## job 101
## ADDER_TREE
 module ADDER_TREE#(parameter DATA_IN_WIDTH = 8,DATA_OUT_WIDTH = 16)
							(clk,rst_n,ena,data_in1,data_in2,data_out,done,	pipe
							);
 input clk,rst_n,ena;
 input [DATA_IN_WIDTH - 1:0] data_in1,data_in2;
 output [DATA_OUT_WIDTH:0] data_out;
 output done;
 reg signed done;
 reg signed [DATA_OUT_WIDTH:0] data_out;
output [6:0] pipe;
reg signed [6:0] pipe;
wire data_in2_b0,data_in2_b1,data_in2_b2,data_in2_b3,data_in2_b4,data_in2_b5,data_in2_b6,data_in2_b7;
wire [DATA_IN_WIDTH - 1:0] M_wire0,M_wire1,M_wire2,M_wire3,M_wire4,M_wire5,M_wire6,M_wire7;
reg signed  [DATA_IN_WIDTH - 1:0] M_reg0,M_reg1,M_reg2,M_reg3,M_reg4,M_reg5,M_reg6,M_reg7;
reg signed  [DATA_IN_WIDTH:0] M_reg_ls1_0,M_reg_ls1_1,M_reg_ls1_2,M_reg_ls1_3,M_reg_ls1_4,M_reg_ls1_5,M_reg_ls1_6,M_reg_ls1_7;
reg signed  [DATA_IN_WIDTH + 1:0] Adder_reg1_0,Adder_reg1_1,Adder_reg1_2,Adder_reg1_3;
reg signed  [DATA_IN_WIDTH + 3:0] Adder_reg1_ls2_0,Adder_reg1_ls2_1,Adder_reg1_ls2_2,Adder_reg1_ls2_3,Adder_reg2_0,Adder_reg2_1;
reg signed  [DATA_IN_WIDTH + DATA_IN_WIDTH - 1:0] Adder_reg2_ls4_0,Adder_reg2_ls4_1;
reg signed  [DATA_IN_WIDTH + DATA_IN_WIDTH - 1:0] Adder_reg3_1;
assign data_in2_b0 = data_in2[0];
assign data_in2_b1 = data_in2[1];
assign data_in2_b2 = data_in2[2];
assign data_in2_b3 = data_in2[3];
assign data_in2_b4 = data_in2[4];
assign data_in2_b5 = data_in2[5];
assign data_in2_b6 = data_in2[6];
assign data_in2_b7 = data_in2[7];
assign M_wire0 = data_in2_b0 ? data_in1 : 0;
assign M_wire1 = data_in2_b1 ? data_in1 : 0;
assign M_wire2 = data_in2_b2 ? data_in1 : 0;
assign M_wire3 = data_in2_b3 ? data_in1 : 0;
assign M_wire4 = data_in2_b4 ? data_in1 : 0;
assign M_wire5 = data_in2_b5 ? data_in1 : 0;
assign M_wire6 = data_in2_b6 ? data_in1 : 0;
assign M_wire7 = data_in2_b7 ? data_in1 : 0;
always @(posedge clk or negedge rst_n)
  begin
    if(!rst_n)
	   begin
		   M_reg0 <= 0;
			M_reg1 <= 0;
			M_reg2 <= 0;
			M_reg3 <= 0;
			M_reg4 <= 0;
			M_reg5 <= 0;
			M_reg6 <= 0;
			M_reg7 <= 0;
			pipe[0] <= 0;
		end
	 else
	   begin
		  if(ena)
		    begin
			   M_reg0 <= M_wire0;
				M_reg1 <= M_wire1;
				M_reg2 <= M_wire2;
				M_reg3 <= M_wire3;
				M_reg4 <= M_wire4;
				M_reg5 <= M_wire5;
  ...
export LEC_CHECK = 0
export ABC_AREA = 1
export CAP_MARGIN = 20
export CORE_MARGIN = 2
export CORE_UTILIZATION = 72
export CTS_CLUSTER_DIAMETER = 91
export SETUP_SLACK_MARGIN = 0.3
export SLEW_MARGIN = 20
create_clock -name core_clock -period 1.8 [get_ports {clk}]
run.sh (not shown) runs the stock make flow with config.mk's settings and CLKGATE_MAP_FILE=.
The flow completed for job 101, but it is not clean: the layout still shows setup timing.
Input changes introduced in job 102 (baseline for comparison: job 101):
- SETUP_SLACK_MARGIN no longer set, was 0.3
- ABC_AREA no longer set, was 1
- CTS_CLUSTER_DIAMETER no longer set, was 91
- CORE_UTILIZATION now 40, was 72
- the clock period (ns, I/O delays scaled along) now 4.0, was 1.8
Findings:
- Job 102 went all the way through the flow, and no timing, DRC or antenna check failed.
- Timing endpoint of the critical path = pipe[4]: job 102; timing endpoint of the critical path = Adder_reg1_1[9]: job 101
- [compare] base=job 101 new=job 102: source-to-sink clock delay at the later pin of the worst-skew pair fell by 50 ps; cell-internal power fell by 55%; worst setup slack rose by 1010 ps.

* * *

Starting RTL as in the previous note.
clock: 3.05 ns
lec_check: 0
cap_margin: 20
core_aspect_ratio: 1.52
core_margin: 3
core_utilization: 40
cts_cluster_size: 96
slew_margin: 20
The starting point went through all stages and came out clean.
Change:
--- a/flow/config.mk
+++ b/flow/config.mk
@@ -7,7 +7,6 @@
 export LEC_CHECK = 0
 export CAP_MARGIN = 20
-export CORE_ASPECT_RATIO = 1.52
-export CORE_MARGIN = 3
-export CORE_UTILIZATION = 40
-export CTS_CLUSTER_SIZE = 96
+export CORE_MARGIN = 2
+export CORE_UTILIZATION = 72
+export SETUP_SLACK_MARGIN = -0.05
 export SLEW_MARGIN = 20
==> flow/constraint.sdc (replaced) <==
create_clock -name core_clock -period 1.8 [get_ports {clk}]
set_input_delay 0.3600 -clock core_clock [delete_from_list [all_inputs] [get_ports {clk}]]
set_output_delay 0.3600 -clock core_clock [all_outputs]
set_load 0.01 [all_outputs]
Result:
- The changed run reached the layout checks and failed them: setup timing
- core utilization increases by 41 points
- cell area came out higher by about 6%
- sequential share of layout area falls by 2.8 points
Change:
--- a/flow/config.mk
+++ b/flow/config.mk
@@ -6,7 +6,10 @@
 export NUM_CORES = 4
 export LEC_CHECK = 0
+export ABC_AREA = 1
 export CAP_MARGIN = 20
 export CORE_MARGIN = 2
 export CORE_UTILIZATION = 72
-export SETUP_SLACK_MARGIN = -0.05
+export CTS_CLUSTER_DIAMETER = 191
+export SETUP_SLACK_MARGIN = -0.11
 export SLEW_MARGIN = 20
+export TNS_END_PERCENT = 80
==> flow/constraint.sdc (replaced) <==
create_clock -name core_clock -period 1.69 [get_ports {clk}]
set_input_delay 0.3380 -clock core_clock [delete_from_list [all_inputs] [get_ports {clk}]]
set_output_delay 0.3380 -clock core_clock [all_outputs]
set_load 0.01 [all_outputs]
After rerunning:
- The changed run produced a layout that fails on setup timing
- non-clock buffer count goes down by 45
- cell area drops by 3.2%
- setup slack improves by 130 ps
- synthesized area came out higher by 1.6%
- sequential share of layout area went up by 1.5 points
- combinational power came out lower by 9.8%
- worst hold slack loses 63 ps
- final cell count came out higher by 31%
- total power went up by 0.80%
- die size is higher by 1.5%
Change:
==> flow/config.mk (replaced) <==
export PLATFORM = sky130hd
export DESIGN_NAME = ADDER_TREE
export DESIGN_NICKNAME = ADDER_TREE
export VERILOG_FILES = /design/flow/design.v
export SDC_FILE = /design/flow/constraint.sdc
export NUM_CORES = 4
export LEC_CHECK = 0
export CAP_MARGIN = 20
export CORE_MARGIN = 2
export CORE_UTILIZATION = 66
export CTS_CLUSTER_DIAMETER = 102
export CTS_CLUSTER_SIZE = 24
export SLEW_MARGIN = 20
==> flow/constraint.sdc (replaced) <==
create_clock -name core_clock -period 1.95 [get_ports {clk}]
set_input_delay 0.3900 -clock core_clock [delete_from_list [all_inputs] [get_ports {clk}]]
set_output_delay 0.3900 -clock core_clock [all_outputs]
set_load 0.01 [all_outputs]
Result:
- The changed run completed and failed the layout checks on setup timing
- critical path depth falls by 5
- power falls by about 23%
- synthesized cell count falls by about 30%
- hold slack gets better by 220 ps
- cell area falls by about 3.7%
- sequential power falls by 13%
- clock skew rises by 9.4 ps
- non-clock buffer count rises by 7
- worst setup slack gets better by 90 ps
Change:
--- a/flow/config.mk
+++ b/flow/config.mk
@@ -8,6 +8,4 @@
 export CAP_MARGIN = 20
 export CORE_MARGIN = 2
-export CORE_UTILIZATION = 66
-export CTS_CLUSTER_DIAMETER = 102
-export CTS_CLUSTER_SIZE = 24
+export CORE_UTILIZATION = 71
 export SLEW_MARGIN = 20
==> flow/constraint.sdc (replaced) <==
create_clock -name core_clock -period 2.79 [get_ports {clk}]
set_input_delay 0.5580 -clock core_clock [delete_from_list [all_inputs] [get_ports {clk}]]
set_output_delay 0.5580 -clock core_clock [all_outputs]
set_load 0.01 [all_outputs]
- This time the run produced a clean layout
- first-iteration DRC count rose by well over a third
- power fell by a quarter to a third
- global-route usage rose by 2.6 points
- core utilization rose by 5.5 points
- count of clock-buffer cells in the layout rose by 25
- fmax fell by roughly a tenth
- cell area fell slightly
- wire length rose slightly
- synthesized cell count is unchanged
Change:
--- a/flow/config.mk
+++ b/flow/config.mk
@@ -6,6 +6,7 @@
 export NUM_CORES = 4
 export LEC_CHECK = 0
+export ABC_AREA = 1
 export CAP_MARGIN = 20
 export CORE_MARGIN = 2
-export CORE_UTILIZATION = 71
+export CORE_UTILIZATION = 72
 export SLEW_MARGIN = 20
==> flow/constraint.sdc (replaced) <==
create_clock -name core_clock -period 1.72 [get_ports {clk}]
set_input_delay 0.3440 -clock core_clock [delete_from_list [all_inputs] [get_ports {clk}]]
set_output_delay 0.3440 -clock core_clock [all_outputs]
set_load 0.01 [all_outputs]
=> The new run completed and failed the layout checks on setup timing; hold slack loses 230 ps; global-route usage rose by 5.7 points; cell count rose by 39%; clock power rose by 76%; final area rose by 5.1%; sequential power rose by 61%.

* * *

Setup of north:
ADDER_TREE again, from the RTL that the note above started with.
==> flow/design.v (excerpt) <==
 module ADDER_TREE#(parameter DATA_IN_WIDTH = 8,DATA_OUT_WIDTH = 16)
							(clk,rst_n,ena,data_in1,data_in2,data_out,done,	pipe
							);
make LEC_CHECK=0 ABC_AREA=1 CAP_MARGIN=20 CORE_MARGIN=2 CORE_UTILIZATION=72 CTS_CLUSTER_DIAMETER=91 CTS_CLUSTER_SIZE=14 PLACE_DENSITY_LB_ADDON=0.06 SETUP_SLACK_MARGIN=0.3 SLEW_MARGIN=20 finish   # period 1.8 ns
north ended with every stage complete and zero timing, DRC or antenna violations.
Modified inputs, south compared to north
Settings: SETUP_SLACK_MARGIN removed (was 0.3); CTS_CLUSTER_SIZE removed (was 14); CTS_CLUSTER_DIAMETER changed from 91 to 395; PLACE_DENSITY_LB_ADDON removed (was 0.06); the clock period (ns, I/O delays scaled along) changed from 1.8 to 1.7.
[summary]
- south finished all stages; layout check result: FAIL, due to setup timing.
- north: flow completed, timing, DRC and antenna clean
- south: data arrival time at the worst-slack endpoint 0.07 ns above north
- Any difference in instance area after placement between north and south is small enough to ignore.
- Register fraction of the total cell area in south is 1.6 points higher than in north
- From north to south the numbers moved as follows: relative contribution of combinational cells to total power has decreased, signed area change from the synthesized netlist to the final layout has decreased.
- Summary — cell-internal power, south relative to north: higher, by about 10%.
- Source-to-sink clock delay at the later pin of the worst-skew pair delta (south -> north): insignificant
- Fraction of power consumed by the clock network (higher): south
- Changes observed in south relative to north: worst slack after detailed placement fell 0.18 ns, number of endpoints failing setup at the final stage rose 3, portion of the layout cell area used by clock cells rose 2.6 points.
The following lists how east was set up differently from south:
Settings: swapping 72 for 70 in CORE_UTILIZATION; putting CTS_CLUSTER_SIZE at 36 where nothing was set; clearing ABC_AREA, which used to be 1; putting SETUP_SLACK_MARGIN at 0.72 where nothing was set; clearing CTS_CLUSTER_DIAMETER, which used to be 395; swapping 1.7 for 2.67 in the clock period (ns, I/O delays scaled along).
## What came out
Every stage of the flow completed for east, and the final layout passed the timing, design-rule and antenna checks.
Summary — total design power, east relative to south: lower, by about 36%.
Minimum setup slack in the final design in east is 0.71 ns higher than in south
| worst hold slack across all endpoints | lower: south |
Taking south over east, the overall via count from detail_route ratio works out to 1.3.
The final cell count in east sits 26% below the value recorded for south.
Global-route wire length before repair (east / south): 0.805
east vs. south: wire length went down by 6400 µm.
Going from south to east, fmax shrank by more than 10%.
[east vs south] non-clock buffer count: lower in east
Going from south to east, global-route usage shrinks by 6.5 points.
The following lists how west was set up differently from east:
Settings: ABC_AREA newly set to 1; CORE_UTILIZATION changed from 70 to 72; CTS_CLUSTER_DIAMETER newly set to 118; SETUP_SLACK_MARGIN removed (was 0.72); CTS_CLUSTER_SIZE removed (was 36); the clock period (ns, I/O delays scaled along) changed from 2.67 to 1.7.
### Flow results
- In west relative to east, number of different library cells in the post-synthesis netlist had gone down by more than a quarter.
- west leaves less setup margin than east.
- Every stage of west finished as expected; the final checks, on the other hand, flagged setup timing, which means the layout fails.
- Cmp east and west / area after synthesis / higher: west
- Measured against east, the routed wire length of west comes out at 1.2 times the reference value.
Power is estimated from default activity; no workload was simulated.
